File: flow/config.mk
export PLATFORM = sky130hd
export DESIGN_NAME = armreduced
export DESIGN_NICKNAME = armreduced
export VERILOG_FILES = /design/flow/design.v
export SDC_FILE = /design/flow/constraint.sdc
export NUM_CORES = 4
export LEC_CHECK = 0
export CAP_MARGIN = 20
export CORE_MARGIN = 2
export CORE_UTILIZATION = 66
export CTS_CLUSTER_DIAMETER = 287
export MAX_ROUTING_LAYER = met4
export SLEW_MARGIN = 20
export TNS_END_PERCENT = 5
File: flow/constraint.sdc
create_clock -name core_clock -period 5.49 [get_ports {clk}]
set_input_delay 1.0980 -clock core_clock [delete_from_list [all_inputs] [get_ports {clk}]]
set_output_delay 1.0980 -clock core_clock [all_outputs]
set_load 0.01 [all_outputs]
File: flow/design.v
module ArithUnit
(input[31:0] inpa,	input[31:0] inpb, input cin, input addsub, input carryop,	output[31:0] outp, output cout, output overflow);
	wire [32:0] temp;
  assign temp = addsub ? inpa+inpb+(carryop ? cin : 0) : inpa-inpb-(carryop? (cin ? 0 : 1) : 0);
  assign cout = temp[32];
  assign outp = temp[31:0];
  assign overflow = (inpa[31]^outp[31])&(inpb[31]^outp[31]);
endmodule
module ALUopdecoder(
 input[3:0] instop,
 output reg[2:0] aluop);
	always @ (*)
		case(instop)
		0 : aluop='b011;
		1 : aluop='b111;
		2 : aluop='b000;
		4 : aluop='b001;
		5 : aluop='b101;
		6 : aluop='b100;
		10 : aluop='b000;
		12 : aluop='b010;
		13 : aluop='b001;
		default : aluop='b000;
		endcase
endmodule 
module LogicUnit
(input[31:0] inpa, input[31:0] inpb, input andor, input xorop, output[31:0] outp);
  assign outp = xorop ? inpa^inpb : andor ? inpa&inpb : inpa|inpb;
endmodule
module ALU32bit
(input[31:0] inpa,	input[31:0] inpb,	input cin, input[2:0] aluop,	output[31:0] result, output negative, output zero, output cout, output overflow);
  wire[31:0] resultl;
  wire[31:0] resulta;
  wire carrya, overflowa;
  wire carryl = cin;
  wire overflowl = 1'b0; 
  wire al = aluop[1];  
  LogicUnit logicop(inpa,	inpb,	aluop[0], aluop[2],	resultl);
  ArithUnit arithop(inpa,	inpb,	cin, aluop[0], aluop[2],	resulta, carrya, overflowa);
  assign result = al ? resultl : resulta;
  assign negative = result[31];
  assign zero = (result=='h00000000) ? 'b1 : 'b0; 
  assign cout = al ? carryl : carrya;
  assign overflow = al ? overflowl : overflowa;
endmodule
module signalcontrol(
	input[11:0] flags,
	input zero,
	output reg [2:0] total,  
	output reg [19:0] s2,
	output reg [19:0] s3,
	output reg [19:0] s4);
 always @ (*) begin
  if((flags[11]&flags[10]&flags[9])||(flags[8]^zero)) begin
   if(flags[7]) begin  
    if(~flags[4]) begin  
    s2=20'b00010110001001000100;
    s3=20'b00000000000000000000;
    s4=20'b00000000000000000000;
    total=2;
    end
   else begin  
    s2=20'b00011001001001000100;
    s3=20'b00010101000000000000;
    s4=20'b00000000000000000000;
    total=3;
   end
  end
  else if(flags[6]) begin  
   s2={10'b0001010101,(flags[5]==1 ? 2'b11 : 2'b10),(flags[3]==1 ? 4'b0100 : 4'b0010), 3'b001, (flags[0]==1 ? 1'b0 : 1'b1)};
   if(~flags[0]) begin  
    s3=20'b10000000000000000000;
    s4=20'b00000000000000000000;
    total=3;
   end
   else begin  
    s3=20'b00100000000000000000;
    s4=20'b00010000000000000000;
    total=4;
   end 
  end
  else  
   case(flags[4:1])
    10 : begin  
    s2={10'b0001010101, (flags[5]==1 ? 2'b10 : 2'b11), 8'b00101000};
    s3=20'b00000000000000000000;
    s4=20'b00000000000000000000;
    total=2;
    end
    13 : begin  
    s2={10'b0001010110, (flags[5]==1 ? 2'b10 : 2'b11), 4'b0100 ,flags[0], 3'b000};
    s3=20'b00010001000000000000;
    s4=20'b00000000000000000000;
    total=3; 
    end
    default : begin  
     s2={10'b0001010101, (flags[5]==1 ? 2'b10 : 2'b11), flags[4:0], 3'b000};
     s3=20'b00010001000000000000;
     s4=20'b00000000000000000000;
     total=3;
    end
   endcase
  end
  else begin  
   s2=20'b00010101000000000000;
   s3=20'b00000000000000000000;
   s4=20'b00000000000000000000;
   total=2;
  end
 end
endmodule 
module oneAdder(
	input clk,  
	input reset,  
	input [2:0] current, 
	output reg[2:0] regout);
	wire last;
	assign last=current==regout;
	always @ (posedge clk)
	if(reset)
		regout<='b000;
	else if(last)
		regout<='b000;
	else
		regout<=regout+'b001;	
endmodule
module signalunit
	(input clk, 
	 input reset,  
	 input[11:0] flags,  
	 input zero,
	 output Mwrite,  
	 output IRwrite, 
	 output Mread,  
	 output regwrite,  
	 output[1:0] regdst,  
	 output[1:0] regsrc,  
	 output[1:0] ALUsrcA,  
	 output[1:0] ALUsrcB,  
	 output[3:0] ALUop,  
	 output NZCVwrite,  
	 output [1:0] immsrc,  
	 output regbdst);  
  wire [19:0] s [7:0];  
  assign s[5] = 20'b0;
  assign s[6] = 20'b0;
  assign s[7] = 20'b0;
  assign s[0] = 20'b01110110000101000000;  
  assign s[1] = 20'b00000000000000100000;  
  wire [2:0] total;  
  wire [2:0] step;  
  oneAdder Step(.clk (clk), .reset (reset), .current (total), .regout (step));  
  signalcontrol bringSignal(  
	.flags (flags),
	.zero (zero),
	.total (total),
	.s2 (s[2]),  
	.s3 (s[3]),  
	.s4 (s[4]));    
  assign Mwrite=s[step][19];  
  assign IRwrite=s[step][18];  
  assign Mread=s[step][17];  
  assign regwrite=s[step][16];  
  assign regdst=s[step][15:14];  
  assign regsrc=s[step][13:12];  
  assign ALUsrcA=s[step][11:10];  
  assign ALUsrcB=s[step][9:8];  
  assign ALUop=s[step][7:4];  
  assign NZCVwrite=s[step][3];  
  assign immsrc=s[step][2:1];  
  assign regbdst=s[step][0];  
endmodule
 module signextmux(
	 input [23:0] in,
	 input [1:0] select,
	 output reg[31:0] extVal);
	integer i;
	always @ (*) begin
	case(select)
	0 : begin
		extVal[7:0]=in[7:0];
		for(i=8;i<32;i=i+1) extVal[i]=in[7];
		end
	1 : begin
		extVal[11:0]=in[11:0];
		for(i=12;i<32;i=i+1) extVal[i]='b0;
		end
	2 : begin
		extVal[1:0]=2'b00;
		extVal[25:2]=in[23:0];
		for(i=26;i<32;i=i+1) extVal[i]=in[23];
		end
	default : extVal='h00000000;
	endcase
	end
endmodule
module register_1bit(
	input regin,
	input clk,
	input write,
	input reset,
	output reg regout);
	always @ (posedge clk)
	if(reset) begin
		regout<=0;
	end
	else if(write) begin
		regout<=regin;
	end
endmodule
module register(
	input[31:0] regin,
	input clk,
	input write,
	input reset,
	output reg[31:0] regout);
	always @ (posedge clk)
	if(reset)
		regout<='h0000;
	else if(write)
		regout<=regin;
endmodule
module decoder_4to16(
	input[3:0] in,
	output reg[15:0] out);
	always @ (*)
	case(in)
	0 : out='h0001;
	1 : out='h0002;
	2 : out='h0004;
	3 : out='h0008;
	4 : out='h0010;
	5 : out='h0020;
	6 : out='h0040;
	7 : out='h0080;
	8 : out='h0100;
	9 : out='h0200;
   10 : out='h0400;
   11 : out='h0800;
   12 : out='h1000;
   13 : out='h2000;
   14 : out='h4000;
   15 : out='h8000;
    endcase
endmodule
module registerfile(
	input[3:0] reg1,
	input[3:0] reg2,
	input[3:0] regdst,
	input[31:0] regsrc,
	input clk,
	input reset,
	input we,  
	output[31:0] out1,
	output[31:0] out2,
	output[31:0] pc);
	wire[15:0] write;  
	wire[31:0] registers [15:0];  
	decoder_4to16 selecter(.in (regdst), .out (write));  
	register register0 (.regin (regsrc), .write (write[0]&we), .clk (clk), .reset (reset), .regout (registers[0]));
	register register1 (.regin (regsrc), .write (write[1]&we), .clk (clk), .reset (reset), .regout (registers[1]));
	register register2 (.regin (regsrc), .write (write[2]&we), .clk (clk), .reset (reset), .regout (registers[2]));
	register register3 (.regin (regsrc), .write (write[3]&we), .clk (clk), .reset (reset), .regout (registers[3]));
	register register4 (.regin (regsrc), .write (write[4]&we), .clk (clk), .reset (reset), .regout (registers[4]));
	register register5 (.regin (regsrc), .write (write[5]&we), .clk (clk), .reset (reset), .regout (registers[5]));
	register register6 (.regin (regsrc), .write (write[6]&we), .clk (clk), .reset (reset), .regout (registers[6]));
	register register7 (.regin (regsrc), .write (write[7]&we), .clk (clk), .reset (reset), .regout (registers[7]));
	register register8 (.regin (regsrc), .write (write[8]&we), .clk (clk), .reset (reset), .regout (registers[8]));
	register register9 (.regin (regsrc), .write (write[9]&we), .clk (clk), .reset (reset), .regout (registers[9]));
	register register10 (.regin (regsrc), .write (write[10]&we), .clk (clk), .reset (reset), .regout (registers[10]));
	register register11 (.regin (regsrc), .write (write[11]&we), .clk (clk), .reset (reset), .regout (registers[11]));
	register register12 (.regin (regsrc), .write (write[12]&we), .clk (clk), .reset (reset), .regout (registers[12]));
	register register13 (.regin (regsrc), .write (write[13]&we), .clk (clk), .reset (reset), .regout (registers[13]));
	register register14 (.regin (regsrc), .write (write[14]&we), .clk (clk), .reset (reset), .regout (registers[14]));
	register register15 (.regin (regsrc), .write (write[15]&we), .clk (clk), .reset (reset), .regout (registers[15]));
	assign out1=registers[reg1];
	assign out2=registers[reg2];
	assign pc=registers[15];
endmodule
module armreduced(
	input clk,
	input reset,
	output[31:0] pc,
	input[31:0] inst,
	input nIRQ,
	output [3:0] be,
	output[31:0] memaddr,
	output memwrite,
	output memread,
	output[31:0] writedata,
	input[31:0] readdata);
  wire IRwrite,regwrite,NZCVwrite;
  wire [1:0] regdst,regsrc,ALUsrcA,immsrc,ALUsrcB;
  wire [2:0] ALUop;
  wire [3:0] instop;
  wire regBdst;
  wire[31:0] imm;
  wire [3:0] ALUflags;
  wire [31:0] ALUresult,readA,readB;
  wire [3:0] RFdst [2:0]; 
  wire [31:0] RFsrc [3:0];
  wire [31:0] ALUnum1 [2:0];
  wire [31:0] ALUnum2 [3:0];
  wire [3:0] regBread [1:0];
  assign be = 4'b1111;
  wire[31:0] A,B,instructions,mdr,ALUout;
  reg n,v;
  wire z,c;
  register MDR(.regin (readdata), .write ('b1), .clk (clk), .reset (reset), .regout (mdr));
  register ALUoutRegister(.regin (ALUresult), .write ('b1), .clk (clk), .reset (reset), .regout (ALUout));
  register A_Register(.regin (readA), .write ('b1), .clk (clk), .reset (reset), .regout (A));
  register B_Register(.regin (readB), .write ('b1), .clk (clk), .reset (reset), .regout (B));
  register InstructionRegister(.regin (inst), .write (IRwrite), .clk (clk), .reset (reset), .regout (instructions));
  register_1bit Z(.regin (ALUflags[2]), .reset (reset), .clk (clk), .write (NZCVwrite), .regout (z));
  register_1bit C(.regin (ALUflags[1]), .reset (reset), .clk (clk), .write (NZCVwrite), .regout (c));
	assign RFdst[0]=instructions[15:12];  
	assign RFdst[1]=4'b1111;  
	assign RFdst[2]=4'b1110;  
	assign RFsrc[0]=mdr; 
	assign RFsrc[1]=ALUout;  
	assign RFsrc[2]=ALUresult;  
	assign RFsrc[3]=B;  
	assign regBread[0]=instructions[3:0];
	assign regBread[1]=instructions[15:12];
	assign ALUnum1[0]=pc;
	assign ALUnum1[1]=A;
	assign ALUnum1[2]='h00000000;
	assign ALUnum2[0]='h00000004;
	assign ALUnum2[1]='h00000008;
	assign ALUnum2[2]=imm;
	assign ALUnum2[3]=B<<instructions[11:7];
	assign writedata=B;
	assign memaddr=ALUout;
	signalunit SignalControl(
		.clk (clk),
		.reset (reset),
		.flags (instructions[31:20]),
		.zero (z),
		.Mwrite (memwrite),
		.IRwrite (IRwrite),
		.Mread (memread),
		.regwrite (regwrite),
		.regdst (regdst),
		.regsrc (regsrc),
		.ALUsrcA (ALUsrcA),
		.ALUsrcB (ALUsrcB),
		.ALUop (instop),
		.NZCVwrite (NZCVwrite),
		.immsrc (immsrc),
		.regbdst (regBdst));  
	registerfile RegisterFile(
		.reg1 (instructions[19:16]),
		.reg2 (regBread[regBdst]),
		.regdst (RFdst[regdst]),
		.regsrc (RFsrc[regsrc]),
		.clk (clk),
		.reset (reset),
		.we (regwrite),
		.out1 (readA),
		.out2 (readB),
		.pc (pc));
	signextmux Immidiate(instructions[23:0],immsrc,imm);
	ALUopdecoder ALUopDecoder(
		.instop (instop),
		.aluop (ALUop));
	ALU32bit ALU(
		.inpa (ALUnum1[ALUsrcA]),
		.inpb (ALUnum2[ALUsrcB]),
		.cin (c),
		.aluop (ALUop),
		.result (ALUresult),
		.negative (ALUflags[3]),
		.zero (ALUflags[2]),
		.cout (ALUflags[1]),
		.overflow (ALUflags[0]));
endmodule
File: flow/run.sh
#!/bin/bash
# the make line also repeats each setting of config.mk as NAME=value (left out here)
make -C /OpenROAD-flow-scripts/flow DESIGN_CONFIG=/design/flow/config.mk WORK_HOME=/design/flow/orfs CLKGATE_MAP_FILE= finish
==> deck_impl_summary.md, run 1 <==
Synthesis and Place & Route Summary

Placement
  • Setup WS pre-CTS: -0.5076 ns
  • HPWL Detailed: 109400 um
  • GP Congestion: 1.092
  • I/O Buffers: 163
  • DP Cell Count: 5898

Critical path
  • Flop2flop setup slack: -0.32 ns
  • Crit path depth: 27
  • Crit path capture type: register
  • Setup crit start: SignalControl.Step.regout[1]$_SDFF_PP0_
  • Worst r2r path cells: 27
  • Req. time, crit path: 6.04 ns
  • WP data arrival: 6.35 ns
  • CP bufs+invs: 6
  • Worst-path fanout max: 16
  • Critical path's top delay family: AND-OR/OR-AND gates
  • Crit-path most repeated cell: buf_4
  • Worst r2r dst: Z.regout$_SDFFE_PP0P_
  • FF-to-FF Start: SignalControl.Step.regout[1]$_SDFF_PP0_
  • Crit start category: register
  • Kind of critical path: register to register
  • Slowest CP cell: dfxtp_4
  • Worst setup endpoint: Z.regout$_SDFFE_PP0P_
  • Crit path largest cell delay: 0.39 ns

Drt
  • Met3 Wirelength: 30610 um
  • Initial detailed-routing violation count: 8611
  • Wl on met1: 57180 um
  • Vias: 44580
  • Drt drc: 0
  • Post-DRT Antenna Nets: 0
  • WL/cell: 29.18 um
  • Uppermost layer routed: met4
  • Vias/cell: 7.322
  • Met2 wire len: 69340 um
  • Drt total wl: 177700 um
  • Drt first pass iters: 15

Final timing
  • Total Neg Setup Slack: -10.20 ns
  • Slew @ Worst Pin: 1.309 ns
  • Final setup fails: 137
  • Worst Skew: 0.04851 ns
  • Minimum clock period: 5.810 ns
  • Max Freq: 0.1721 GHz
  • RSZ-0062 raised after global routing: true
  • Final Max Slew Viols: 0
  • Tcrit/Tclk final: 1.058
  • Final worst setup slack: -0.3197 ns
  • Hold Vio Cnt, Final: 0
  • Slew headroom: 0.1270

Floorplan
  • Standard-cell rows: 87
  • Die W: 242.8 um
  • Chip height: 242.8 um
  • Die Area: 58950 um2
  • # IOs: 169
  • Fp_density: 0.6675
  • Core ar.: 56390 um2

Synthesis
  • Cell Area, Synth: 37640 um2
  • Yosys top cell by area: dfxtp_1
  • Ys flop type: dfxtp_1
  • Compound Share, Synth: 0.2831
  • Synth Warn #: 10
  • # Cells Yosys: 4881
  • Asr flop ratio synth: 0
  • Top comb family, area: AND-OR/OR-AND gates
  • Register area share after synthesis: 0.3601
  • Most common cell in the synthesized netlist: nand2_1
  • Xor/xnor share: 0.01090
  • Synth Instances: 4881
  • Cell variety after synth: 97
  • Adder share: 0.04634
  • Count of library flops with an enable pin: 0
  • Multiplexer share: 0.02404
  • Syn_area_per_cell: 7.711 um2
  • Ys flops: 677
  • Top cells by area, synth: dfxtp_1 (36%), nand2_1 (7.9%), a21oi_1 (7.0%)
  • Synth top cells by count: nand2_1 (794), dfxtp_1 (677), a21oi_1 (530)
  • Simple share: 0.2179
  • Max-area cell share: 0.3601
  • Yosys stat area: 37640 um2

Flow run
  • Max cap viols: 0
  • Tool Warnings: 110

Worst hold path
  • WHS Endpoint: RegisterFile.register1.regout[25]$_SDFFE_PP0P_
  • Hold path depth: 2
  • Hold Path Origin: RegisterFile.register1.regout[25]$_SDFFE_PP0P_
  • Min-delay worst type: register to register

Clock network
  • Hold Buf Count CTS: 0
  • Max clock buf depth: 3
  • CTS root buf: clkbuf_16
  • CTS Buf Count: 70
  • CTS H-tree depth: 3
  • Insertion Delay late pin: 0.67 ns
  • Num Clock Sinks: 677
  • CTS clk-pin slew, worst paths: 0.06 ns
  • CTS tree: built

Power and ir drop
  • Power Density: 585.3 nW/um2
  • VDD IR-drop max: 0.0008035 V
  • Sequential Power Share: 0.237
  • Logic pwr share: 0.583
  • Net Switching: 12.87 mW
  • P_clk: 4.97 mW
  • P_comb: 16.1 mW
  • Switching part of the total: 0.4657
  • Static Leak: 17.22 nW
  • Seq power: 6.56 mW
  • Clock share of power: 0.180
  • Top power group: combinational logic
  • Power Internal: 14.77 mW

Cells and area
  • Storage element area: 13570 um2
  • FILL cells: 3556
  • Non-Filler Instances: 6088
  • Fin nets: 5467
  • Comb gate area: 23430 um2
  • Area growth from synthesis to layout: 25.48%

GRT
  • Tot GR Track Use: 0.5867
  • Initial antenna violation count: 9
  • Congestion Overflow GR: 0
  • First-pass GRT wire length: 255900 um
  • Number of global-route vias before repair: 41780
  • Largest net degree at the start of global routing: 176

Outcome
  • Status: finished with violations
  • Layout Check Fails: negative setup slack
[repair_timing]
item                       in CTS  in global routing
cloned                          2                  1
setup endpoints to repair     302                370
pin swaps                      44                 58
resized                       113                151
buffers inserted               26                 20
[layer usage]
metal / vias to the layer above / GRT usage
li1: 18340 / -
met1: 20260 / 0.6533
met2: 4239 / 0.7956
met3: 1738 / 0.2750
met4: 0 / 0.4753
met5: - / -
[through the flow]
stage	cell area (um2)	util	total power [mW]	hold WS, ns
after floorplan	37890	-	13.68	0.4442
after global placement	43280	0.7675	20.10	0.4544
after detailed placement	43280	0.7675	20.34	0.4604
after CTS	46320	0.8215	25.77	0.4685
after global routing	47220	0.8375	28.13	0.4815
final	47230	0.8376	27.64	0.4699
[area by class of cell]
| cell class | count | area share |
|---|---|---|
| diodes | 12 | 0.0006358 |
| clock buffers | 102 | 0.04305 |
| clock inverters | 27 | 0.007021 |
| inverters | 121 | 0.009723 |
| multi-input cells | 3678 | 0.4961 |
| flip-flops and latches | 677 | 0.2873 |
| well taps | 756 | 0.02003 |
| repair buffers | 715 | 0.1362 |
==> inputs of run 2 (changes only) <==
Settings changed: CTS_CLUSTER_DIAMETER 287 to default, SETUP_SLACK_MARGIN from default to 1.65, TNS_END_PERCENT 5 to default.
Clock period 5.49 ns to 6.77 ns, I/O delays scaled along.
==> run 2 against run 1 <==
  * The run now fails in 5_1_grt
  * Area after synthesis unchanged
  * Die area unchanged
  * Synthesized cell count unchanged
==> deck_impl_summary.md, run 2 <==
Flow Results at a Glance

Synthesis
  • Synth Warn #: 10
  • Ys flop type: dfxtp_1
  • Yosys top cell by area: dfxtp_1
  • Multiplexer share: 0.02404
  • Count of library flops with an enable pin: 0
  • Asr flop ratio synth: 0
  • Top comb family, area: AND-OR/OR-AND gates
  • Xor/xnor share: 0.01090
  • Register area share after synthesis: 0.3601
  • Synth top cells by count: nand2_1 (794), dfxtp_1 (677), a21oi_1 (530)
  • Cell variety after synth: 97
  • Adder share: 0.04634
  • Simple share: 0.2179
  • # Cells Yosys: 4881
  • Most common cell in the synthesized netlist: nand2_1
  • Synth Instances: 4881
  • Ys flops: 677
  • Cell Area, Synth: 37640 um2
  • Compound Share, Synth: 0.2831
  • Yosys stat area: 37640 um2
  • Syn_area_per_cell: 7.711 um2
  • Top cells by area, synth: dfxtp_1 (36%), nand2_1 (7.9%), a21oi_1 (7.0%)
  • Max-area cell share: 0.3601

Placement
  • DP Cell Count: 5577
  • I/O Buffers: 163
  • Setup WS pre-CTS: 0.2396 ns
  • HPWL Detailed: 107700 um
  • GP Congestion: 1.076

GRT
  • Tot GR Track Use: 0.7531
  • Congestion Overflow GR: 1

Outcome
  • Stage reached: 5_1_grt
  • First Error: [ERROR GRT-0232] Routing congestion too high. Check the congestion heatmap in the GUI.
  • Status: stopped before the end

Clock network
  • CTS Buf Count: 70
  • Num Clock Sinks: 677
  • CTS H-tree depth: 3
  • CTS root buf: clkbuf_16
  • Hold Buf Count CTS: 0
  • Max clock buf depth: 3

Floorplan
  • Die W: 242.8 um
  • Die Area: 58950 um2
  • # IOs: 169
  • Fp_density: 0.6675
  • Core ar.: 56390 um2
  • Chip height: 242.8 um
  • Standard-cell rows: 87
-- run 2: timing repair --
action	4_1_cts
resized	483
gates cloned	13
endpoints found under the hold margin	0
buffers inserted	95
endpoints found under the setup margin	504
pin swaps	131
-- run 2: metal layers --
layer  GRT usage  GRT overflow
met5           -             -
met4      0.6990             0
met3      0.5795             0
met2      0.9028             0
met1      0.7594             1
-- run 2: through the flow --
stage                     power [mW]  hold slack [ns]  utilization  instance area [um2]
after floorplan                11.19           0.4442            -                38100
after global placement         14.97           0.4527       0.7208                40640
after detailed placement       15.08           0.4597       0.7208                40640
after CTS                      21.80           0.4690       0.8228                46390
==> inputs of run 3 (changes only) <==
Settings changed: ABC_AREA from default to 1, CAP_MARGIN 20 to 15, CELL_PAD_IN_SITES_DETAIL_PLACEMENT from default to 2, CORE_ASPECT_RATIO from default to 1.86, CORE_UTILIZATION 66 to 64, CTS_CLUSTER_DIAMETER from default to 369, GPL_ROUTABILITY_DRIVEN from default to 1, MAX_ROUTING_LAYER met4 to default, MIN_ROUTING_LAYER from default to met2, SETUP_SLACK_MARGIN 1.65 to 2.14.
Clock period 6.77 ns to 15.4 ns, I/O delays scaled along.
==> run 3 against run 2 <==
  * The flow stops in 3_5_place_dp
  * Area after synthesis rose by 8.9%
  * Synthesized cell count rose by 30%
  * Die area rose by 12%
==> deck_impl_summary.md, run 3 <==
Flow Results at a Glance

Placement
  • I/O Buffers: 163
  • GP Congestion: 1.223

Synthesis
  • Simple share: 0.1728
  • Cell Area, Synth: 40980 um2
  • Most common cell in the synthesized netlist: inv_1
  • Top cells by area, synth: dfxtp_1 (33%), inv_1 (13%), o21ai_0 (8.0%)
  • Multiplexer share: 0.006594
  • # Cells Yosys: 6325
  • Yosys top cell by area: dfxtp_1
  • Register area share after synthesis: 0.3307
  • Top comb family, area: AND-OR/OR-AND gates
  • Asr flop ratio synth: 0
  • Syn_area_per_cell: 6.480 um2
  • Yosys stat area: 40980 um2
  • Ys flop type: dfxtp_1
  • Count of library flops with an enable pin: 0
  • Synth Warn #: 10
  • Synth top cells by count: inv_1 (1401), nand2_1 (769), dfxtp_1 (677)
  • Adder share: 0.04256
  • Synth Instances: 6325
  • Cell variety after synth: 56
  • Compound Share, Synth: 0.2719
  • Max-area cell share: 0.3307
  • Ys flops: 677
  • Xor/xnor share: 0.002992

Floorplan
  • Die W: 189.6 um
  • # IOs: 169
  • Die Area: 66180 um2
  • Fp_density: 0.6467
  • Chip height: 349.1 um
  • Core ar.: 63380 um2
  • Standard-cell rows: 126

Outcome
  • Status: stopped before the end
  • First Error: [ERROR DPL-0033] detailed placement checks failed during check placement.
  • Stage reached: 3_5_place_dp
==> run 3: through the flow <==
step / worst slack [ns] / cell area (um2)
after global placement: 7.544 / 42610
after floorplan: 10.71 / 41000
==> inputs of run 4 (changes only) <==
Settings changed: ABC_AREA 1 to default, CAP_MARGIN 15 to 20, CELL_PAD_IN_SITES_DETAIL_PLACEMENT 2 to default, CORE_ASPECT_RATIO 1.86 to default, CORE_UTILIZATION 64 to 72, CTS_CLUSTER_DIAMETER 369 to 330, CTS_CLUSTER_SIZE from default to 98, GPL_ROUTABILITY_DRIVEN 1 to default, MIN_ROUTING_LAYER met2 to default, SETUP_SLACK_MARGIN 2.14 to default.
Clock period 15.4 ns to 5.01 ns, I/O delays scaled along.
==> run 4 against run 3 <==
  * The flow stops in 5_1_grt
  * Synthesized cell count down 23%
  * Area after synthesis down 8.2%
  * Die area down 18%
==> deck_impl_summary.md, run 4 <==
Flow Results at a Glance

Placement
  • GP Congestion: 1.189
  • I/O Buffers: 163
  • Placed instance area: 44360 um2
  • HPWL Detailed: 113000 um

Synthesis
  • Adder share: 0.04634
  • Compound Share, Synth: 0.2831
  • Register area share after synthesis: 0.3601
  • Xor/xnor share: 0.01090
  • Ys flops: 677
  • Max-area cell share: 0.3601
  • Cell variety after synth: 97
  • Asr flop ratio synth: 0
  • Syn_area_per_cell: 7.711 um2
  • Simple share: 0.2179
  • Count of library flops with an enable pin: 0
  • Yosys stat area: 37640 um2
  • Top comb family, area: AND-OR/OR-AND gates
  • # Cells Yosys: 4881
  • Synth Instances: 4881
  • Multiplexer share: 0.02404
  • Most common cell in the synthesized netlist: nand2_1
  • Ys flop type: dfxtp_1
  • Synth Warn #: 10
  • Synth top cells by count: nand2_1 (794), dfxtp_1 (677), a21oi_1 (530)
  • Cell Area, Synth: 37640 um2
  • Top cells by area, synth: dfxtp_1 (36%), nand2_1 (7.9%), a21oi_1 (7.0%)
  • Yosys top cell by area: dfxtp_1

Clock network
  • Max clock buf depth: 3
  • CTS H-tree depth: 1
  • Num Clock Sinks: 677
  • CTS root buf: clkbuf_16
  • CTS Buf Count: 10

Outcome
  • Status: stopped before the end
  • Stage reached: 5_1_grt

Floorplan
  • Fp_density: 0.7307
  • Die Area: 54120 um2
  • Chip height: 232.6 um
  • Die W: 232.6 um
  • # IOs: 169
  • Core ar.: 51510 um2
  • Standard-cell rows: 83
## run 4: repair_timing
action | 4_1_cts
pin swaps | 31
hold buffers | 0
cloned | 1
buffers inserted | 9
setup endpoints to repair | 501
resized | 126
## run 4: stage by stage
stage | hold slack (ns) | total power [mW] | std cells | setup WS (ns) | setup TNS, ns
CTS | 0.4886 | 25.26 | 5938 | -0.5533 | -120.25
floorplan | 0.4442 | 15.28 | 4884 | -0.4695 | -29.12
detailed placement | 0.4617 | 22.79 | 5916 | -0.9391 | -270.16
global placement | 0.4533 | 22.31 | 5916 | -0.7663 | -180.13
==> inputs of run 5 (changes only) <==
Settings changed: ABC_AREA from default to 1, CORE_UTILIZATION 72 to 45, CTS_CLUSTER_DIAMETER 330 to default, CTS_CLUSTER_SIZE 98 to default.
Clock period 5.01 ns to 9.49 ns, I/O delays scaled along.
==> run 5 against run 4 <==
  * Now clean on timing, DRC and antenna
  * Synthesized cell count rose by 30%
  * Die area rose by 73%
  * Area after synthesis rose by 8.9%
==> deck_impl_summary.md, run 5 <==
Synthesis and Place & Route Summary

Cells and area
  • Area growth from synthesis to layout: 11.80%
  • FILL cells: 9407
  • Fin nets: 6469

Power and ir drop
  • Power Density: 358.2 nW/um2
  • VDD IR-drop max: 0.0002532 V
  • Logic pwr share: 0.554
  • P_clk: 3.22 mW
  • Clock share of power: 0.196
  • P_comb: 9.10 mW
  • Static Leak: 22.05 nW
  • Switching part of the total: 0.5306
  • Tot Pwr: 16.41 mW
  • Top power group: combinational logic
  • Net Switching: 8.710 mW
  • Seq power: 4.10 mW
  • Sequential Power Share: 0.250
  • Power Internal: 7.705 mW

Synthesis
  • Most common cell in the synthesized netlist: inv_1
  • Synth top cells by count: inv_1 (1401), nand2_1 (769), dfxtp_1 (677)
  • Top comb family, area: AND-OR/OR-AND gates
  • Compound Share, Synth: 0.2719
  • # Cells Yosys: 6325
  • Adder share: 0.04256
  • Syn_area_per_cell: 6.480 um2
  • Top cells by area, synth: dfxtp_1 (33%), inv_1 (13%), o21ai_0 (8.0%)
  • Simple share: 0.1728
  • Count of library flops with an enable pin: 0
  • Max-area cell share: 0.3307
  • Synth Warn #: 10
  • Cell Area, Synth: 40980 um2
  • Yosys top cell by area: dfxtp_1
  • Multiplexer share: 0.006594
  • Yosys stat area: 40980 um2
  • Asr flop ratio synth: 0
  • Ys flops: 677
  • Register area share after synthesis: 0.3307
  • Ys flop type: dfxtp_1
  • Xor/xnor share: 0.002992
  • Synth Instances: 6325
  • Cell variety after synth: 56

Clock network
  • CTS root buf: clkbuf_16
  • Post-CTS setup buffers: 0
  • CTS tree: built
  • CTS H-tree depth: 3
  • Insertion Delay late pin: 0.68 ns
  • Hold Buf Count CTS: 0
  • Num Clock Sinks: 677
  • CTS clk-pin slew, worst paths: 0.06 ns
  • Number of cells upsized or downsized after cts: 0
  • CTS Buf Count: 78
  • Max clock buf depth: 3

Final timing
  • Final Max Slew Viols: 0
  • Slew headroom: 0.2200
  • Tcrit/Tclk final: 0.8005
  • Hold Vio Cnt, Final: 0
  • Final setup fails: 0
  • Slew @ Worst Pin: 1.167 ns
  • Minimum clock period: 7.597 ns
  • Worst Skew: 0.04322 ns
  • Total Neg Setup Slack: 0 ns
  • Max Freq: 0.1316 GHz
  • RSZ-0062 raised after global routing: false

Drt
  • Drt drc: 0
  • Drt first pass iters: 9
  • WL/cell: 25.15 um
  • Post-DRT Antenna Nets: 0
  • Vias: 43970
  • Drt total wl: 188700 um
  • Initial detailed-routing violation count: 5441
  • Vias/cell: 5.860

Floorplan
  • Fp_density: 0.4546
  • Core ar.: 90150 um2
  • # IOs: 169
  • Standard-cell rows: 110
  • Die Area: 93510 um2
  • Chip height: 305.8 um
  • Die W: 305.8 um

Critical path
  • Critical path's top delay family: AND-OR/OR-AND gates
  • FF-to-FF Start: SignalControl.Step.regout[1]$_SDFF_PP0_
  • Req. time, crit path: 10.10 ns
  • Crit-path most repeated cell: inv_1
  • Crit path largest cell delay: 0.96 ns
  • Crit path capture type: register
  • Slowest CP cell: o211ai_2
  • Worst-path fanout max: 28
  • Worst setup endpoint: RegisterFile.register11.regout[11]$_SDFFE_PP0P_
  • Flop2flop setup slack: 1.89 ns
  • Kind of critical path: register to register
  • Worst r2r dst: RegisterFile.register11.regout[11]$_SDFFE_PP0P_
  • Crit start category: register
  • WP data arrival: 8.21 ns
  • CP bufs+invs: 7
  • Setup crit start: SignalControl.Step.regout[1]$_SDFF_PP0_
  • Crit path depth: 27
  • Worst r2r path cells: 27

GRT
  • Congestion Overflow GR: 0
  • Initial antenna violation count: 11
  • Largest net degree at the start of global routing: 184
  • Tot GR Track Use: 0.3902
  • Number of global-route vias before repair: 40090
  • First-pass GRT wire length: 269600 um

Worst hold path
  • Hold Path Origin: InstructionRegister.regout[4]$_SDFFE_PP0N_
  • WHS Endpoint: InstructionRegister.regout[4]$_SDFFE_PP0N_
  • Hold path depth: 2
  • Min-delay worst type: register to register

Placement
  • I/O Buffers: 163
  • HPWL Detailed: 124800 um
  • GP Congestion: 1.033

Flow run
  • Max cap viols: 0
  • Tool Warnings: 96

Outcome
  • Status: complete, no violations
[run 5: layer usage]
metal | up-vias | GRT usage | routed length, um
li1 | 20460 | - | -
met2 | 2559 | 0.6097 | 80950
met5 | - | 0.002584 | 26
met4 | 4 | 0.2362 | 13420
met1 | 20300 | 0.4941 | 73210
met3 | 642 | 0.08070 | 21120
[run 5: per-stage QoR]
| stage | utilization | setup WS, ns | hold WS, ns | area (um2) | instances |
|---|---|---|---|---|---|
| 3_5_place_dp | 0.4778 | 2.083 | 0.4661 | 43070 | 7360 |
| 3_3_place_gp | 0.4778 | 2.171 | 0.4557 | 43070 | 7360 |
| 5_1_grt | 0.5082 | 1.434 | 0.4881 | 45820 | 7501 |
| 4_1_cts | 0.5080 | 2.077 | 0.4750 | 45790 | 7500 |
| 2_1_floorplan | - | 4.928 | 0.4410 | 41000 | 6328 |
| 6_report | 0.5083 | 1.893 | 0.4702 | 45820 | 7503 |
[run 5: cell type report]
| cell class | count | area [um2] | area share |
|---|---|---|---|
| antenna | 2 | 5.005 | 0.0001092 |
| clock buffer | 119 | 2316 | 0.05054 |
| clock inverter | 21 | 407.9 | 0.008902 |
| inverter | 1436 | 5391 | 0.1177 |
| multi-input combinational | 3835 | 20460 | 0.4466 |
| sequential | 677 | 13550 | 0.2958 |
| tap | 1176 | 1471 | 0.03211 |
| timing repair buffer | 237 | 2212 | 0.04828 |
==> inputs of run 6 (changes only) <==
Settings changed: ABC_AREA 1 to default, CORE_UTILIZATION 45 to 66, CTS_CLUSTER_DIAMETER from default to 287, MAX_ROUTING_LAYER from default to met4, SETUP_SLACK_MARGIN from default to 1.4.
Clock period 9.49 ns to 5.36 ns, I/O delays scaled along.
==> run 6 against run 5 <==
  * The run now fails in 5_1_grt
  * Die area down 37%
  * Synthesized cell count fell by 23%
  * Area after synthesis down 8.2%
==> deck_impl_summary.md, run 6 <==
Flow Results at a Glance

Outcome
  • Status: stopped before the end
  • Stage reached: 5_1_grt
  • First Error: [ERROR GRT-0232] Routing congestion too high. Check the congestion heatmap in the GUI.

Placement
  • GP Congestion: 1.062
  • Placed instance area: 44170 um2
  • I/O Buffers: 163
  • HPWL Detailed: 112400 um

Clock network
  • Hold Buf Count CTS: 0
  • CTS H-tree depth: 3
  • Num Clock Sinks: 677
  • CTS root buf: clkbuf_16
  • CTS Buf Count: 69
  • Max clock buf depth: 3

Synthesis
  • Xor/xnor share: 0.01090
  • # Cells Yosys: 4881
  • Top comb family, area: AND-OR/OR-AND gates
  • Ys flop type: dfxtp_1
  • Most common cell in the synthesized netlist: nand2_1
  • Register area share after synthesis: 0.3601
  • Adder share: 0.04634
  • Synth Warn #: 10
  • Cell variety after synth: 97
  • Yosys top cell by area: dfxtp_1
  • Max-area cell share: 0.3601
  • Multiplexer share: 0.02404
  • Simple share: 0.2179
  • Syn_area_per_cell: 7.711 um2
  • Compound Share, Synth: 0.2831
  • Synth Instances: 4881
  • Yosys stat area: 37640 um2
  • Cell Area, Synth: 37640 um2
  • Asr flop ratio synth: 0
  • Top cells by area, synth: dfxtp_1 (36%), nand2_1 (7.9%), a21oi_1 (7.0%)
  • Synth top cells by count: nand2_1 (794), dfxtp_1 (677), a21oi_1 (530)
  • Ys flops: 677
  • Count of library flops with an enable pin: 0

Floorplan
  • Fp_density: 0.6675
  • Die Area: 58950 um2
  • Standard-cell rows: 87
  • Core ar.: 56390 um2
  • # IOs: 169
  • Chip height: 242.8 um
  • Die W: 242.8 um

GRT
  • Congestion Overflow GR: 23
  • Tot GR Track Use: 0.8206
## run 6: through the flow
step / setup WS [ns] / cells
floorplan: -0.1188 / 4884
global placement: -0.5359 / 5976
detailed placement: -0.6125 / 5976
CTS: -0.2782 / 6127
## run 6: what timing repair did
item,CTS
endpoints found under the hold margin,0
gates resized,140
setup buffers,24
gates cloned,3
pin swaps,57
setup endpoints to repair,576
## run 6: per-layer routing
layer  overflow  global-route usage
met1          2              0.8287
met2         13              0.9425
met3          1              0.6786
met4          7              0.7696
met5          -                   -
==> inputs of run 7 (changes only) <==
Settings changed: CORE_UTILIZATION 66 to 10, CTS_CLUSTER_DIAMETER 287 to default, MAX_ROUTING_LAYER met4 to default, SETUP_SLACK_MARGIN 1.4 to default.
Clock period 5.36 ns to 14.8 ns, I/O delays scaled along.
==> run 7 against run 6 <==
  * The run now finishes clean
  * Synthesized cell count stayed put
  * Die area rose to 6.5 times the previous value
  * Area after synthesis did not move
==> deck_impl_summary.md, run 7 <==
Synthesis and Place & Route Summary

Critical path
  • Req. time, crit path: 15.42 ns
  • Critical path's top delay family: AND-OR/OR-AND gates
  • Setup crit start: SignalControl.Step.regout[1]$_SDFF_PP0_
  • Crit path largest cell delay: 0.75 ns
  • WP data arrival: 8.95 ns
  • Worst-path fanout max: 30
  • Worst r2r path cells: 25
  • CP bufs+invs: 3
  • Worst setup endpoint: RegisterFile.register1.regout[30]$_SDFFE_PP0P_
  • Crit path depth: 25
  • Crit-path most repeated cell: a21oi_1
  • Flop2flop setup slack: 6.47 ns
  • Slowest CP cell: o211ai_1
  • Crit start category: register
  • FF-to-FF Start: SignalControl.Step.regout[1]$_SDFF_PP0_
  • Worst r2r dst: RegisterFile.register1.regout[30]$_SDFFE_PP0P_
  • Kind of critical path: register to register
  • Crit path capture type: register

Synthesis
  • Simple share: 0.2179
  • Max-area cell share: 0.3601
  • Asr flop ratio synth: 0
  • Yosys top cell by area: dfxtp_1
  • Ys flop type: dfxtp_1
  • Yosys stat area: 37640 um2
  • Top cells by area, synth: dfxtp_1 (36%), nand2_1 (7.9%), a21oi_1 (7.0%)
  • # Cells Yosys: 4881
  • Synth top cells by count: nand2_1 (794), dfxtp_1 (677), a21oi_1 (530)
  • Multiplexer share: 0.02404
  • Synth Instances: 4881
  • Cell variety after synth: 97
  • Compound Share, Synth: 0.2831
  • Synth Warn #: 10
  • Syn_area_per_cell: 7.711 um2
  • Count of library flops with an enable pin: 0
  • Register area share after synthesis: 0.3601
  • Top comb family, area: AND-OR/OR-AND gates
  • Xor/xnor share: 0.01090
  • Adder share: 0.04634
  • Ys flops: 677
  • Cell Area, Synth: 37640 um2
  • Most common cell in the synthesized netlist: nand2_1

Clock network
  • Number of cells upsized or downsized after cts: 0
  • Num Clock Sinks: 677
  • CTS clk-pin slew, worst paths: 0.06 ns
  • CTS Buf Count: 77
  • Max clock buf depth: 3
  • CTS root buf: clkbuf_16
  • Insertion Delay late pin: 0.72 ns
  • Hold Buf Count CTS: 0
  • CTS H-tree depth: 3
  • Post-CTS setup buffers: 0
  • CTS tree: built

Cells and area
  • Fin nets: 5033
  • FILL cells: 43080
  • Storage element area: 13560 um2
  • Comb gate area: 22300 um2
  • Area growth from synthesis to layout: 27.01%
  • Core Util, Final: 0.1274

Final timing
  • Final Max Slew Viols: 0
  • Minimum clock period: 8.330 ns
  • Max Freq: 0.1201 GHz
  • Worst Skew: 0.04282 ns
  • Hold Vio Cnt, Final: 0
  • Slew headroom: 0.1200
  • Slew @ Worst Pin: 1.304 ns
  • Final setup fails: 0
  • RSZ-0062 raised after global routing: false
  • Tcrit/Tclk final: 0.5628
  • Total Neg Setup Slack: 0 ns
  • Final worst setup slack: 6.470 ns

Worst hold path
  • Hold path depth: 2
  • WHS Endpoint: RegisterFile.register7.regout[10]$_SDFFE_PP0P_
  • Hold Path Origin: RegisterFile.register7.regout[10]$_SDFFE_PP0P_
  • Min-delay worst type: register to register

Drt
  • Drt drc: 0
  • Initial detailed-routing violation count: 5980
  • Drt total wl: 209400 um
  • WL/cell: 21.17 um
  • Drt first pass iters: 8
  • Vias/cell: 4.068
  • Vias: 40230
  • Post-DRT Antenna Nets: 0

Power and ir drop
  • Power Internal: 4.726 mW
  • Logic pwr share: 0.509
  • Static Leak: 14.89 nW
  • Power Density: 194.3 nW/um2
  • Seq power: 2.45 mW
  • P_clk: 2.11 mW
  • Net Switching: 4.560 mW
  • P_comb: 4.73 mW
  • Top power group: combinational logic
  • Sequential Power Share: 0.264
  • Clock share of power: 0.227
  • VDD IR-drop max: 0.0001185 V
  • Switching part of the total: 0.4911

Outcome
  • Status: complete, no violations

Floorplan
  • Chip height: 617.5 um
  • Die W: 617.5 um
  • Core ar.: 375300 um2
  • Fp_density: 0.1003
  • # IOs: 169
  • Standard-cell rows: 225
  • Die Area: 381300 um2

Placement
  • I/O Buffers: 163
  • HPWL Detailed: 133700 um
  • GP Congestion: 0.9317
  • Setup WS pre-CTS: 6.706 ns

GRT
  • Largest net degree at the start of global routing: 220
  • Number of global-route vias before repair: 36630
  • Tot GR Track Use: 0.1043
  • First-pass GRT wire length: 285500 um
  • Congestion Overflow GR: 0
  • Initial antenna violation count: 9

Flow run
  • Tool Warnings: 99
  • Max cap viols: 0
-- run 7: metrics by stage --
step | instance area, um2 | hold slack (ns) | power (mW) | cells
final | 47800 | 0.4666 | 9.286 | 9890
after global routing | 47790 | 0.4818 | 9.597 | 9885
after CTS | 47790 | 0.4666 | 9.154 | 9885
after detailed placement | 45050 | 0.4590 | 7.045 | 9744
after global placement | 45050 | 0.4555 | 7.045 | 9744
after floorplan | 37650 | 0.4442 | 5.026 | 4884
-- run 7: layer usage --
layer  vias up  part of all wire  GRT usage
li1      17450                 -          -
met1     19020              0.36     0.1207
met2      2931              0.44     0.1639
met3       817              0.12    0.03205
met4         6             0.086    0.07246
met5         -           0.00020          0
-- run 7: layout make-up --
class | instances | area share
Clock buffer | 103 | 0.04528
Timing Repair Buffer | 274 | 0.05219
Sequential cell | 677 | 0.2836
Tap cell | 4994 | 0.1307
Inverter | 121 | 0.009501
Multi-Input combinational cell | 3678 | 0.4665
Clock inverter | 38 | 0.01196
Antenna cell | 5 | 0.0002617
==> inputs of run 8 (changes only) <==
Settings changed: CORE_UTILIZATION 10 to 61.
Clock period 14.8 ns to 6.58 ns, I/O delays scaled along.
==> run 8 against run 7 <==
  * First-iteration DRC count increased by 17%
  * Utilization increased by 58 points
  * Die area is 83% lower
  * Worst hold slack better by 0.0015 ns
  * Sequential share of layout area increased by 2.7 points
  * Critical path depth is 4 higher
  * Sequential cell count did not move
  * Global-route usage increased by 41 points
  * Non-clock buffer count is 154 higher
  * Critical endpoint is now RegisterFile.register12.regout[24]$_SDFFE_PP0P_
  * Largest cell class unchanged
==> deck_impl_summary.md, run 8 <==
Synthesis and Place & Route Summary

Clock network
  • Num Clock Sinks: 677
  • Max clock buf depth: 3
  • CTS clk-pin slew, worst paths: 0.06 ns
  • CTS root buf: clkbuf_16
  • CTS Buf Count: 73
  • CTS tree: built
  • CTS H-tree depth: 3
  • Insertion Delay late pin: 0.66 ns
  • Hold Buf Count CTS: 0

Final timing
  • Final setup fails: 0
  • Slew headroom: 0.1277
  • Total Neg Setup Slack: 0 ns
  • Hold Vio Cnt, Final: 0
  • Slew @ Worst Pin: 1.299 ns
  • Final Max Slew Viols: 0
  • Tcrit/Tclk final: 0.9769
  • Hold slack: 0.4681 ns
  • Max Freq: 0.1556 GHz
  • Minimum clock period: 6.428 ns
  • Worst Skew: 0.03922 ns

Synthesis
  • Count of library flops with an enable pin: 0
  • Ys flops: 677
  • Max-area cell share: 0.3601
  • Simple share: 0.2179
  • Xor/xnor share: 0.01090
  • # Cells Yosys: 4881
  • Ys flop type: dfxtp_1
  • Yosys top cell by area: dfxtp_1
  • Yosys stat area: 37640 um2
  • Synth Instances: 4881
  • Syn_area_per_cell: 7.711 um2
  • Top cells by area, synth: dfxtp_1 (36%), nand2_1 (7.9%), a21oi_1 (7.0%)
  • Multiplexer share: 0.02404
  • Synth Warn #: 10
  • Cell variety after synth: 97
  • Most common cell in the synthesized netlist: nand2_1
  • Compound Share, Synth: 0.2831
  • Top comb family, area: AND-OR/OR-AND gates
  • Cell Area, Synth: 37640 um2
  • Synth top cells by count: nand2_1 (794), dfxtp_1 (677), a21oi_1 (530)
  • Register area share after synthesis: 0.3601
  • Asr flop ratio synth: 0
  • Adder share: 0.04634

Power and ir drop
  • Power Density: 474.3 nW/um2
  • Sequential Power Share: 0.265
  • Net Switching: 9.733 mW
  • Static Leak: 15.57 nW
  • Seq power: 5.48 mW
  • Clock share of power: 0.198
  • VDD IR-drop max: 0.0003326 V
  • Power Internal: 10.97 mW
  • Top power group: combinational logic
  • Logic pwr share: 0.537
  • P_comb: 11.1 mW
  • Switching part of the total: 0.4702
  • P_clk: 4.10 mW

Worst hold path
  • Min-delay worst type: register to register
  • Hold path depth: 2
  • Hold Path Origin: RegisterFile.register7.regout[9]$_SDFFE_PP0P_
  • WHS Endpoint: RegisterFile.register7.regout[9]$_SDFFE_PP0P_

Critical path
  • CP bufs+invs: 8
  • Crit path capture type: register
  • Flop2flop setup slack: 0.15 ns
  • Kind of critical path: register to register
  • Crit path largest cell delay: 0.51 ns
  • Worst r2r path cells: 29
  • WP data arrival: 6.98 ns
  • Worst r2r dst: RegisterFile.register12.regout[24]$_SDFFE_PP0P_
  • Worst-path fanout max: 16
  • Worst setup endpoint: RegisterFile.register12.regout[24]$_SDFFE_PP0P_
  • Slowest CP cell: fa_1
  • FF-to-FF Start: SignalControl.Step.regout[1]$_SDFF_PP0_
  • Critical path's top delay family: AND-OR/OR-AND gates
  • Crit-path most repeated cell: buf_4
  • Crit start category: register
  • Setup crit start: SignalControl.Step.regout[1]$_SDFF_PP0_
  • Crit path depth: 29
  • Req. time, crit path: 7.13 ns

Placement
  • GP Congestion: 1.017
  • HPWL Detailed: 107100 um
  • I/O Buffers: 163

Drt
  • Drt drc: 0
  • Vias/cell: 7.091
  • Drt total wl: 169500 um
  • Initial detailed-routing violation count: 6996
  • Vias: 41300
  • WL/cell: 29.11 um
  • Post-DRT Antenna Nets: 0
  • Drt first pass iters: 9

Floorplan
  • Standard-cell rows: 91
  • Fp_density: 0.6133
  • Core ar.: 61370 um2
  • Die Area: 63700 um2
  • Die W: 252.4 um
  • # IOs: 169
  • Chip height: 252.4 um

Cells and area
  • Area growth from synthesis to layout: 15.95%
  • Fin nets: 5183

GRT
  • First-pass GRT wire length: 244000 um
  • Tot GR Track Use: 0.5135
  • Initial antenna violation count: 15
  • Number of global-route vias before repair: 37730
  • Congestion Overflow GR: 0
  • Largest net degree at the start of global routing: 210

Outcome
  • Status: complete, no violations

Flow run
  • Tool Warnings: 111
  • Max cap viols: 0
-- run 8: repair_timing --
item                                    4_1_cts  5_1_grt
endpoints found under the setup margin        0      139
buffers inserted                              0        3
gates resized                                 0       18
-- run 8: layer usage --
| metal | part of all wire | global-route usage | vias up |
|---|---|---|---|
| li1 | - | - | 17740 |
| met1 | 0.35 | 0.6245 | 18840 |
| met2 | 0.40 | 0.7236 | 3501 |
| met3 | 0.15 | 0.2070 | 1197 |
| met4 | 0.099 | 0.3851 | 22 |
| met5 | 0.0020 | 0.01776 | - |
-- run 8: per-stage QoR --
stage               instances  utilization  total power, mW  cell area, um2  setup WS (ns)
floorplan                4884            -            11.31           37650         0.4200
CTS                      5815       0.7091            19.96           43520         0.1165
global route             5819       0.7109            21.26           43630      -0.002674
finish                   5824       0.7111            20.70           43640         0.1519
global placement         5689       0.6706            15.83           41160         0.2864
detailed placement       5690       0.6709            15.92           41170         0.1414
-- run 8: cell type report --
type	count	area (um2)
multi-input cells	3678	22340
fillers	5124	17730
flip-flops and latches	677	13560
repair buffers	428	3941
clock buffers	102	2067
well taps	790	988.4
inverters	121	454.2
clock inverters	23	281.5
diodes	5	12.51
==> inputs of run 9 (changes only) <==
Settings changed: ABC_AREA from default to 1, CORE_UTILIZATION 61 to 40, SLEW_MARGIN 20 to 30.
Clock period 6.58 ns to 12.0 ns, I/O delays scaled along.
==> run 9 against run 8 <==
  * Cell count is 32% higher
  * Wire length is 9.6% higher
  * Non-clock buffer count down 183
  * Combinational power fell by 35%
  * Sequential share of layout area down 1.6 points
  * Largest power group unchanged
  * Clock skew decreased by 0.0094 ns
  * Critical endpoint is now RegisterFile.register6.regout[31]$_SDFFE_PP0P_
  * Register-to-register slack better by 3.6 ns
  * Critical path depth rose by 5
==> deck_impl_summary.md, run 9 <==
Synthesis and Place & Route Summary

Power and ir drop
  • Switching part of the total: 0.5296
  • P_clk: 2.44 mW
  • Sequential Power Share: 0.252
  • VDD IR-drop max: 0.0002398 V
  • Seq power: 3.24 mW
  • Clock share of power: 0.190
  • Net Switching: 6.817 mW
  • Logic pwr share: 0.559
  • Power Density: 279.5 nW/um2
  • Static Leak: 22.03 nW
  • Top power group: combinational logic
  • P_comb: 7.19 mW
  • Tot Pwr: 12.87 mW
  • Power Internal: 6.055 mW

Clock network
  • Post-CTS setup buffers: 0
  • Number of cells upsized or downsized after cts: 0
  • CTS root buf: clkbuf_16
  • CTS H-tree depth: 3
  • Max clock buf depth: 3
  • CTS Buf Count: 78
  • Hold Buf Count CTS: 0
  • Insertion Delay late pin: 0.66 ns
  • CTS tree: built
  • CTS clk-pin slew, worst paths: 0.06 ns
  • Num Clock Sinks: 677

Final timing
  • Final worst setup slack: 3.756 ns
  • Final setup fails: 0
  • Total Neg Setup Slack: 0 ns
  • Max Freq: 0.1213 GHz
  • Tcrit/Tclk final: 0.6870
  • RSZ-0062 raised after global routing: false
  • Slew @ Worst Pin: 1.084 ns
  • Final Max Slew Viols: 0
  • Slew headroom: 0.2752
  • Hold Vio Cnt, Final: 0
  • Minimum clock period: 8.244 ns
  • Worst Skew: 0.02987 ns

Synthesis
  • Synth top cells by count: inv_1 (1401), nand2_1 (769), dfxtp_1 (677)
  • Adder share: 0.04256
  • Yosys stat area: 40980 um2
  • Multiplexer share: 0.006594
  • Xor/xnor share: 0.002992
  • Cell variety after synth: 56
  • Register area share after synthesis: 0.3307
  • Top cells by area, synth: dfxtp_1 (33%), inv_1 (13%), o21ai_0 (8.0%)
  • # Cells Yosys: 6325
  • Most common cell in the synthesized netlist: inv_1
  • Ys flop type: dfxtp_1
  • Count of library flops with an enable pin: 0
  • Synth Instances: 6325
  • Ys flops: 677
  • Asr flop ratio synth: 0
  • Yosys top cell by area: dfxtp_1
  • Cell Area, Synth: 40980 um2
  • Simple share: 0.1728
  • Synth Warn #: 10
  • Compound Share, Synth: 0.2719
  • Max-area cell share: 0.3307
  • Syn_area_per_cell: 6.480 um2
  • Top comb family, area: AND-OR/OR-AND gates

Critical path
  • Worst r2r dst: RegisterFile.register6.regout[31]$_SDFFE_PP0P_
  • Slowest CP cell: a22oi_1
  • Worst setup endpoint: RegisterFile.register6.regout[31]$_SDFFE_PP0P_
  • Crit start category: register
  • Crit path capture type: register
  • Critical path's top delay family: AND-OR/OR-AND gates
  • Worst-path fanout max: 67
  • Req. time, crit path: 12.59 ns
  • Setup crit start: SignalControl.Step.regout[1]$_SDFF_PP0_
  • Worst r2r path cells: 34
  • Flop2flop setup slack: 3.76 ns
  • Crit-path most repeated cell: nand2_1
  • FF-to-FF Start: SignalControl.Step.regout[1]$_SDFF_PP0_
  • Crit path depth: 34
  • Crit path largest cell delay: 0.77 ns
  • CP bufs+invs: 11
  • Kind of critical path: register to register
  • WP data arrival: 8.84 ns

GRT
  • Tot GR Track Use: 0.3439
  • Largest net degree at the start of global routing: 116
  • First-pass GRT wire length: 265900 um
  • Congestion Overflow GR: 0
  • Met3 Resource Use GR: 0.07036
  • Gr busiest metal: met2
  • Initial antenna violation count: 6
  • Met1 Track Usage GR: 0.4320
  • GR Util met2: 0.5430
  • Number of global-route vias before repair: 39550

Outcome
  • Status: complete, no violations

Worst hold path
  • Min-delay worst type: register to register
  • WHS Endpoint: InstructionRegister.regout[28]$_SDFFE_PP0N_
  • Hold Path Origin: InstructionRegister.regout[28]$_SDFFE_PP0N_
  • Hold path depth: 2

Drt
  • Vias: 43630
  • Drt first pass iters: 6
  • Post-DRT Antenna Nets: 0
  • Drt drc: 0
  • Vias/cell: 5.662
  • Drt total wl: 185700 um
  • WL/cell: 24.10 um
  • Initial detailed-routing violation count: 5611

Placement
  • GP Congestion: 1.036
  • Setup WS pre-CTS: 3.831 ns
  • I/O Buffers: 163
  • HPWL Detailed: 123000 um

Floorplan
  • Die Area: 105000 um2
  • Die W: 324.1 um
  • Chip height: 324.1 um
  • Core ar.: 101700 um2
  • # IOs: 169
  • Fp_density: 0.4028
  • Standard-cell rows: 117

Cells and area
  • Area growth from synthesis to layout: 12.39%
  • Fin nets: 6477

Flow run
  • Max cap viols: 0
  • Tool Warnings: 96
-- run 9: layer usage --
metal	wire (um)	vias up	share of wire
met5	13	-	0.000070
met4	13200	2	0.071
met3	20140	618	0.11
met2	80400	2434	0.43
met1	71990	20140	0.39
li1	-	20440	-
-- run 9: per-stage QoR --
stage | util | hold WS (ns) | area (um2) | cells
6_report | 0.4527 | 0.4798 | 46060 | 7706
5_1_grt | 0.4527 | 0.5061 | 46060 | 7704
4_1_cts | 0.4522 | 0.4786 | 46010 | 7701
3_5_place_dp | 0.4267 | 0.4675 | 43410 | 7559
3_3_place_gp | 0.4260 | 0.4562 | 43340 | 7558
2_1_floorplan | - | 0.4410 | 41000 | 6328
-- run 9: area by class of cell --
type,count,area [um2]
flip-flops and latches,677,13560
repair buffers,245,2256
inverters,1436,5394
diodes,3,7.507
clock inverters,23,188.9
fillers,10750,55680
multi-input cells,3835,20540
clock buffers,119,2411
well taps,1368,1712
==> inputs of run 10 (changes only) <==
Settings changed: CORE_UTILIZATION 40 to 64, CTS_CLUSTER_DIAMETER from default to 369, SETUP_SLACK_MARGIN from default to 1.51, SLEW_MARGIN 30 to 20.
==> run 10 against run 9 <==
  * Still clean
  * Cell area decreased by 2.0%
  * Non-clock buffer count decreased by 13
  * Die area decreased by 37%
  * Sequential cell count unchanged
  * Combinational power about the same
  * Sequential share of layout area increased by 0.59 points
  * Clock skew increased by 0.016 ns
==> deck_impl_summary.md, run 10 <==
Synthesis and Place & Route Summary

Synthesis
  • Adder share: 0.04256
  • Yosys top cell by area: dfxtp_1
  • Xor/xnor share: 0.002992
  • Synth top cells by count: inv_1 (1401), nand2_1 (769), dfxtp_1 (677)
  • Top comb family, area: AND-OR/OR-AND gates
  • Cell Area, Synth: 40980 um2
  • Most common cell in the synthesized netlist: inv_1
  • Count of library flops with an enable pin: 0
  • Max-area cell share: 0.3307
  • Asr flop ratio synth: 0
  • Compound Share, Synth: 0.2719
  • Register area share after synthesis: 0.3307
  • Cell variety after synth: 56
  • Simple share: 0.1728
  • Ys flop type: dfxtp_1
  • # Cells Yosys: 6325
  • Synth Warn #: 10
  • Yosys stat area: 40980 um2
  • Top cells by area, synth: dfxtp_1 (33%), inv_1 (13%), o21ai_0 (8.0%)
  • Synth Instances: 6325
  • Multiplexer share: 0.006594
  • Syn_area_per_cell: 6.480 um2
  • Ys flops: 677

Critical path
  • Setup crit start: SignalControl.Step.regout[1]$_SDFF_PP0_
  • FF-to-FF Start: SignalControl.Step.regout[1]$_SDFF_PP0_
  • Critical path's top delay family: simple AND/OR/NAND/NOR gates
  • Crit path largest cell delay: 1.07 ns
  • Crit start category: register
  • Slowest CP cell: o22ai_1
  • CP bufs+invs: 3
  • Req. time, crit path: 12.55 ns
  • Worst r2r dst: Z.regout$_SDFFE_PP0P_
  • Crit path capture type: register
  • WP data arrival: 8.55 ns
  • Flop2flop setup slack: 4.00 ns
  • Kind of critical path: register to register
  • Worst setup endpoint: Z.regout$_SDFFE_PP0P_
  • Worst r2r path cells: 25
  • Crit path depth: 25
  • Worst-path fanout max: 14

Clock network
  • Post-CTS setup buffers: 0
  • Hold Buf Count CTS: 0
  • CTS tree: built
  • CTS Buf Count: 72
  • CTS clk-pin slew, worst paths: 0.06 ns
  • Num Clock Sinks: 677
  • Max clock buf depth: 3
  • CTS H-tree depth: 3
  • Insertion Delay late pin: 0.67 ns
  • CTS root buf: clkbuf_16
  • Number of cells upsized or downsized after cts: 0

Floorplan
  • Chip height: 257.1 um
  • Die W: 257.1 um
  • # IOs: 169
  • Die Area: 66080 um2
  • Core ar.: 63200 um2
  • Standard-cell rows: 92
  • Fp_density: 0.6485

Worst hold path
  • Hold path depth: 2
  • Min-delay worst type: register to register
  • WHS Endpoint: InstructionRegister.regout[4]$_SDFFE_PP0N_
  • Hold Path Origin: InstructionRegister.regout[4]$_SDFFE_PP0N_

Cells and area
  • FILL cells: 5311
  • Core Util, Final: 0.7145
  • Area growth from synthesis to layout: 10.17%
  • Fin nets: 6458

Final timing
  • Final worst setup slack: 4.000 ns
  • Final setup fails: 0
  • RSZ-0062 raised after global routing: false
  • Max Freq: 0.1250 GHz
  • Hold slack: 0.4806 ns
  • Worst Skew: 0.04545 ns
  • Slew headroom: 0.1857
  • Minimum clock period: 8.000 ns
  • Total Neg Setup Slack: 0 ns
  • Slew @ Worst Pin: 1.221 ns
  • Hold Vio Cnt, Final: 0
  • Final Max Slew Viols: 0
  • Tcrit/Tclk final: 0.6667

Drt
  • Vias: 45720
  • Initial detailed-routing violation count: 7605
  • Vias/cell: 6.388
  • Post-DRT Antenna Nets: 0
  • Drt first pass iters: 9
  • Drt total wl: 176500 um
  • Drt drc: 0
  • WL/cell: 24.66 um

GRT
  • Largest net degree at the start of global routing: 99
  • Gr busiest metal: met2
  • Number of global-route vias before repair: 42220
  • Met3 Resource Use GR: 0.2112
  • Initial antenna violation count: 11
  • Tot GR Track Use: 0.5147
  • Congestion Overflow GR: 0
  • GR Util met2: 0.7418
  • Met1 Track Usage GR: 0.6059
  • First-pass GRT wire length: 256800 um

Power and ir drop
  • Power Internal: 5.954 mW
  • Static Leak: 21.92 nW
  • Seq power: 3.22 mW
  • Top power group: combinational logic
  • VDD IR-drop max: 0.0002715 V
  • Power Density: 282.6 nW/um2
  • Switching part of the total: 0.5334
  • Net Switching: 6.807 mW
  • P_comb: 7.18 mW
  • Clock share of power: 0.186
  • Logic pwr share: 0.562
  • Sequential Power Share: 0.252
  • Tot Pwr: 12.76 mW
  • P_clk: 2.37 mW

Outcome
  • Status: complete, no violations

Placement
  • GP Congestion: 1.063
  • HPWL Detailed: 113500 um
  • Setup WS pre-CTS: 4.500 ns
  • I/O Buffers: 163

Flow run
  • Tool Warnings: 95
  • Max cap viols: 0
run 10: final cells by class:
cell class	instances	area, um2	share of cell area
multi-input cells	3835	20450	0.4529
flip-flops and latches	677	13550	0.3002
inverters	1436	5390	0.1194
repair buffers	232	2195	0.04861
clock buffers	100	2028	0.04492
well taps	846	1059	0.02344
clock inverters	26	465.4	0.01031
diodes	5	12.51	0.0002771
run 10: layer usage:
layer  vias to the layer above  part of all wire
met5                         -           0.00084
met4                        12              0.10
met3                      1236              0.16
met2                      3618              0.40
met1                     20450              0.34
li1                      20400                 -
run 10: metrics by stage:
| stage | std cells | area (um2) |
|---|---|---|
| CTS | 7149 | 45080 |
| finish | 7157 | 45150 |
| detailed placement | 7023 | 42580 |
| floorplan | 6328 | 41000 |
| global placement | 7023 | 42580 |
| global route | 7154 | 45140 |
==> inputs of run 11 (changes only) <==
Settings changed: ABC_AREA 1 to 0, CAP_MARGIN 20 to 40, CORE_UTILIZATION 64 to 22, CTS_CLUSTER_DIAMETER 369 to default, GPL_ROUTABILITY_DRIVEN from default to 0, GPL_TIMING_DRIVEN from default to 1, MAX_ROUTING_LAYER from default to met5, MIN_ROUTING_LAYER from default to met1, PLACE_DENSITY from default to 0.59, SETUP_SLACK_MARGIN 1.51 to -0.5.
Clock period 12.0 ns to 9.7 ns, I/O delays scaled along.
==> run 11 against run 10 <==
  * Non-clock buffer count increased by 69
  * Clock skew decreased by 0.0083 ns
  * Synthesized cell count decreased by 23%
  * Global-route usage decreased by 31 points
  * Combinational power decreased by 0.6%
  * First-iteration DRC count decreased by 12%
  * Sequential power increased by 18%
  * Wire length increased by 8.3%
  * Utilization decreased by 45 points
  * Power increased by 8.4%
  * Largest cell class unchanged
  * Largest power group unchanged
  * Highest routed layer unchanged
==> deck_impl_summary.md, run 11 <==
Synthesis and Place & Route Summary

Outcome
  • Status: complete, no violations

Power and ir drop
  • VDD IR-drop max: 0.0002137 V
  • Power Density: 311.0 nW/um2
  • Static Leak: 14.98 nW
  • Top power group: combinational logic
  • Seq power: 3.80 mW
  • Power Internal: 7.098 mW
  • Clock share of power: 0.209
  • Logic pwr share: 0.517
  • Net Switching: 6.734 mW
  • P_clk: 2.89 mW
  • Tot Pwr: 13.83 mW

Synthesis
  • Cell Area, Synth: 37640 um2
  • Yosys top cell by area: dfxtp_1
  • Xor/xnor share: 0.01090
  • Top cells by area, synth: dfxtp_1 (36%), nand2_1 (7.9%), a21oi_1 (7.0%)
  • # Cells Yosys: 4881
  • Multiplexer share: 0.02404
  • Ys flops: 677
  • Count of library flops with an enable pin: 0
  • Synth Instances: 4881
  • Synth Warn #: 10
  • Ys flop type: dfxtp_1
  • Compound Share, Synth: 0.2831
  • Max-area cell share: 0.3601
  • Register area share after synthesis: 0.3601
  • Adder share: 0.04634
  • Cell variety after synth: 97
  • Synth top cells by count: nand2_1 (794), dfxtp_1 (677), a21oi_1 (530)
  • Top comb family, area: AND-OR/OR-AND gates
  • Simple share: 0.2179
  • Syn_area_per_cell: 7.711 um2
  • Asr flop ratio synth: 0
  • Yosys stat area: 37640 um2

Critical path
  • Flop2flop setup slack: 1.75 ns
  • Crit path largest cell delay: 0.70 ns
  • Req. time, crit path: 10.28 ns
  • Kind of critical path: register to register
  • FF-to-FF Start: SignalControl.Step.regout[1]$_SDFF_PP0_
  • Worst r2r path cells: 23
  • Slowest CP cell: o21a_1
  • Worst setup endpoint: RegisterFile.register6.regout[30]$_SDFFE_PP0P_
  • Worst-path fanout max: 29
  • Worst r2r dst: RegisterFile.register6.regout[30]$_SDFFE_PP0P_
  • Crit path capture type: register
  • Crit start category: register
  • CP bufs+invs: 2
  • Critical path's top delay family: AND-OR/OR-AND gates
  • Setup crit start: SignalControl.Step.regout[1]$_SDFF_PP0_
  • Crit-path most repeated cell: ha_1
  • Crit path depth: 23

Floorplan
  • Die Area: 174400 um2
  • Core ar.: 169700 um2
  • Chip height: 417.6 um
  • # IOs: 169
  • Die W: 417.6 um
  • Standard-cell rows: 151
  • Fp_density: 0.2218

Final timing
  • RSZ-0062 raised after global routing: false
  • Final setup fails: 0
  • Minimum clock period: 7.948 ns
  • Tcrit/Tclk final: 0.8194
  • Final Max Slew Viols: 0
  • Hold Vio Cnt, Final: 0
  • Slew headroom: 0.1847
  • Max Freq: 0.1258 GHz
  • Total Neg Setup Slack: 0 ns
  • Slew @ Worst Pin: 1.223 ns

Drt
  • Vias: 40320
  • WL/cell: 26.80 um
  • Drt first pass iters: 9
  • Drt total wl: 191100 um
  • Vias/cell: 5.653
  • Post-DRT Antenna Nets: 0
  • Initial detailed-routing violation count: 6723

Worst hold path
  • WHS Endpoint: RegisterFile.register1.regout[29]$_SDFFE_PP0P_
  • Hold Path Origin: RegisterFile.register1.regout[29]$_SDFFE_PP0P_
  • Hold path depth: 2

Cells and area
  • Final instance area: 44480 um2
  • Non-Filler Instances: 7133
  • Area growth from synthesis to layout: 18.17%

Clock network
  • Max clock buf depth: 3
  • CTS clk-pin slew, worst paths: 0.06 ns
  • CTS H-tree depth: 3
  • Num Clock Sinks: 677
  • Post-CTS setup buffers: 0
  • CTS root buf: clkbuf_16
  • CTS tree: built
  • Number of cells upsized or downsized after cts: 0
  • Insertion Delay late pin: 0.67 ns
  • CTS Buf Count: 74

GRT
  • First-pass GRT wire length: 269000 um
  • Tot GR Track Use: 0.2095
  • Number of global-route vias before repair: 37100
  • Congestion Overflow GR: 0
  • Largest net degree at the start of global routing: 253

Placement
  • HPWL Detailed: 119300 um
  • I/O Buffers: 163
  • Placed instance area: 41940 um2

Flow run
  • Tool Warnings: 99
  • Max cap viols: 0
==> run 11: layout make-up <==
class | instances | area [um2]
Clock buffer | 104 | 2086
Antenna cell | 5 | 12.51
Timing Repair Buffer | 301 | 2958
Inverter | 121 | 454.2
Multi-Input combinational cell | 3678 | 22310
Clock inverter | 29 | 327.8
Fill cell | 18350 | 125200
Tap cell | 2218 | 2775
Sequential cell | 677 | 13560
==> run 11: through the flow <==
stage | setup slack, ns | util
5_1_grt | 1.540 | 0.2621
4_1_cts | 1.704 | 0.2614
3_3_place_gp | 1.786 | 0.2447
2_1_floorplan | 3.540 | -
3_5_place_dp | 1.722 | 0.2472
6_report | 1.752 | 0.2622
==> run 11: layer usage <==
| layer | GRT usage | routed length (um) | vias up |
|---|---|---|---|
| met5 | 0 | 61 | - |
| met4 | 0.1428 | 16420 | 4 |
| met3 | 0.06057 | 23580 | 827 |
| met2 | 0.3252 | 82710 | 2951 |
| met1 | 0.2496 | 68370 | 19040 |
| li1 | - | - | 17500 |
Power and IR drop assume default switching activity.
